==> flow/design.v (excerpt) <==
module lcd_top(
  input clk,
  input rst,
  input PS2_CLK,
  input PS2_DATA,
  output [7:4] DB,
  output LCD_E,
  output LCD_RS,
  output LCD_RW,
  output [7:0] LED
  );
  wire busy;
  wire cmd;
  wire en;
  wire [7:0] data;
  snaptest LD1 (
    .clk(clk),
    .rst(rst),
    .busy(busy),
	 .PS2_CLK(PS2_CLK),
	 .PS2_DATA(PS2_DATA),
    .cmd(cmd),
    .en(en),
    .data(data),
	 .LED(LED)
    );
  lcd_controller LC1 (
    .clk(clk),
    .rst(rst),
    .en(en),
    .cmd(cmd),
    .data(data),
    .DB(DB),
    .LCD_E(LCD_E),
    .LCD_RS(LCD_RS),
    .LCD_RW(LCD_RW),
    .busy(busy)
    );
endmodule
Settings: LEC_CHECK=0, ABC_AREA=1, CAP_MARGIN=20, CORE_ASPECT_RATIO=0.5, CORE_MARGIN=2, CORE_UTILIZATION=72, CTS_CLUSTER_DIAMETER=400, CTS_CLUSTER_SIZE=10, HOLD_SLACK_MARGIN=0.29, PLACE_DENSITY_LB_ADDON=0.08, SETUP_SLACK_MARGIN=-0.69, SLEW_MARGIN=40; clock period 8.19 ns.
run.sh (not shown) runs the stock make flow with config.mk's settings and CLKGATE_MAP_FILE=.
Next try:
CORE_ASPECT_RATIO = unset   (was 0.5)
CTS_CLUSTER_DIAMETER = 387   (was 400)
CTS_CLUSTER_SIZE = 11   (was 10)
HOLD_SLACK_MARGIN = unset   (was 0.29)
SETUP_SLACK_MARGIN = 1.22   (was -0.69)
SLEW_MARGIN = 20   (was 40)
Setup slack improved by 0.27 ns.
Clock power is lower by a little under a tenth.
Worst hold slack improved by 0.0050 ns.
Total power is lower by a few percent.
Non-clock buffer count is higher by 5.
Next try:
CTS_CLUSTER_SIZE = unset   (was 11)
PLACE_DENSITY_LB_ADDON = unset   (was 0.08)
After rerunning:
- sequential cell count stays the same
- clock skew goes down by 0.023 ns
- wire length goes down slightly
- die area does not change
- setup slack loses 0.13 ns
- clock power grows by roughly a tenth
- global-route usage went down by 0.30 points
- register-to-register slack degrades by 0.13 ns
- count of clock-buffer cells in the layout came out lower by 33
- non-clock buffer count decreases by 5
- synthesized area is unchanged
Next try:
CTS_CLUSTER_DIAMETER = 329   (was 387)
CTS_CLUSTER_SIZE = 17   (was unset)
GPL_TIMING_DRIVEN = 1   (was unset)
HOLD_SLACK_MARGIN = 0.29   (was unset)
PLACE_DENSITY_LB_ADDON = 0.03   (was unset)
SETUP_SLACK_MARGIN = 2.02   (was 1.22)
Result: Routed wire length grows by about 33%. Final area grows by 4.4%. Clock power shrinks by 28%. Synthesized cell count does not change.
Next try:
CTS_CLUSTER_SIZE = 15   (was 17)
HOLD_SLACK_MARGIN = unset   (was 0.29)
Effect:
- The new run reached the layout checks and failed them: capacitance limit, slew limit
- hold slack hardly moves
- sequential share of layout area drops by 0.53 points
- setup slack gets worse by 0.37 ns
- sequential cell count is unchanged
- global-route usage rose by 1.4 points
- via count increases by 2.3%
- final cell count went up by 0.95%
- cell area goes up by 1.1%

Starting RTL as in the previous note.
// lcd_top
module lcd_top(
  input clk,
  input rst,
  input PS2_CLK,
  input PS2_DATA,
  output [7:4] DB,
  output LCD_E,
  output LCD_RS,
  output LCD_RW,
  output [7:0] LED
  );
export LEC_CHECK = 0
export ABC_AREA = 0
export CAP_MARGIN = 20
export CORE_MARGIN = 2
export CORE_UTILIZATION = 70
export CTS_CLUSTER_SIZE = 57
export PLACE_DENSITY_LB_ADDON = 0.0
export SETUP_SLACK_MARGIN = 2.18
export SLEW_MARGIN = 20
create_clock -name core_clock -period 8.32 [get_ports {clk}]
Then changed:
- ABC_AREA: 0 -> default
- CORE_UTILIZATION: 70 -> 66
- CTS_CLUSTER_SIZE: 57 -> default
- PLACE_DENSITY_LB_ADDON: 0.0 -> default
- SETUP_SLACK_MARGIN: 2.18 -> default
- clock period: 8.32 -> 12.3 ns (I/O delays scaled with it)
Result:
- clock-buffer cell count goes down by 4
- power goes down by a quarter to a third
- cell area goes down by a few percent
- cell count goes down slightly
Then changed:
- ABC_AREA: default -> 1
- CORE_UTILIZATION: 66 -> 72
- clock period: 12.3 -> 9.36 ns (I/O delays scaled with it)
After rerunning: The changed run finished clean. Sequential power is higher by about 30%. Worst setup slack degrades by 930 ps. Area after synthesis is higher by about 6%. Clock skew is lower by 5.4 ps. Wire length is higher by 18%. Via count is higher by about 32%. Combinational power is higher by about 80%. Core utilization is higher by 5.8 points. Total power is higher by 29%. First-iteration DRC count is higher by 12%.
Then changed:
- ABC_AREA: 1 -> default
- CORE_UTILIZATION: 72 -> 70
- CTS_CLUSTER_SIZE: default -> 17
- clock period: 9.36 -> 8.39 ns (I/O delays scaled with it)
Result: Routed wire length goes down by 6.8%; cell count goes down by 28%; via count goes down by 21%.
Then changed:
- CORE_UTILIZATION: 70 -> 45
- CTS_CLUSTER_SIZE: 17 -> default
- clock period: 8.39 -> 14.7 ns (I/O delays scaled with it)
Register-to-register slack is better by 2600 ps.
Clock skew came out lower by 5.0 ps.
Clock power falls by about 40%.
Worst setup slack improves by 2500 ps.
Wire length goes down by 15%.
Synthesized area does not change.
Die area rose by about 54%.
Total power goes down by 43%.
Final cell count climbs by about 12%.
Via count decreases by about 8%.
Design area is higher by about 1.4%.
Then changed:
- ABC_AREA: default -> 1
- CORE_UTILIZATION: 45 -> 72
- SETUP_SLACK_MARGIN: default -> 1.92
- clock period: 14.7 -> 8.19 ns (I/O delays scaled with it)
Outcome: With this change the flow finished with capacitance limit, slew limit, setup timing left. Critical path depth went up by 6. First-iteration DRC count grows to 4.0 times its value. Worst setup slack got worse by 5400 ps. Total power climbs by 79%. Area after synthesis went up by 6.1%. Synthesized cell count increases by about 50%. Count of clock-buffer cells in the layout grows by 3.
Power and IR drop assume default switching activity.
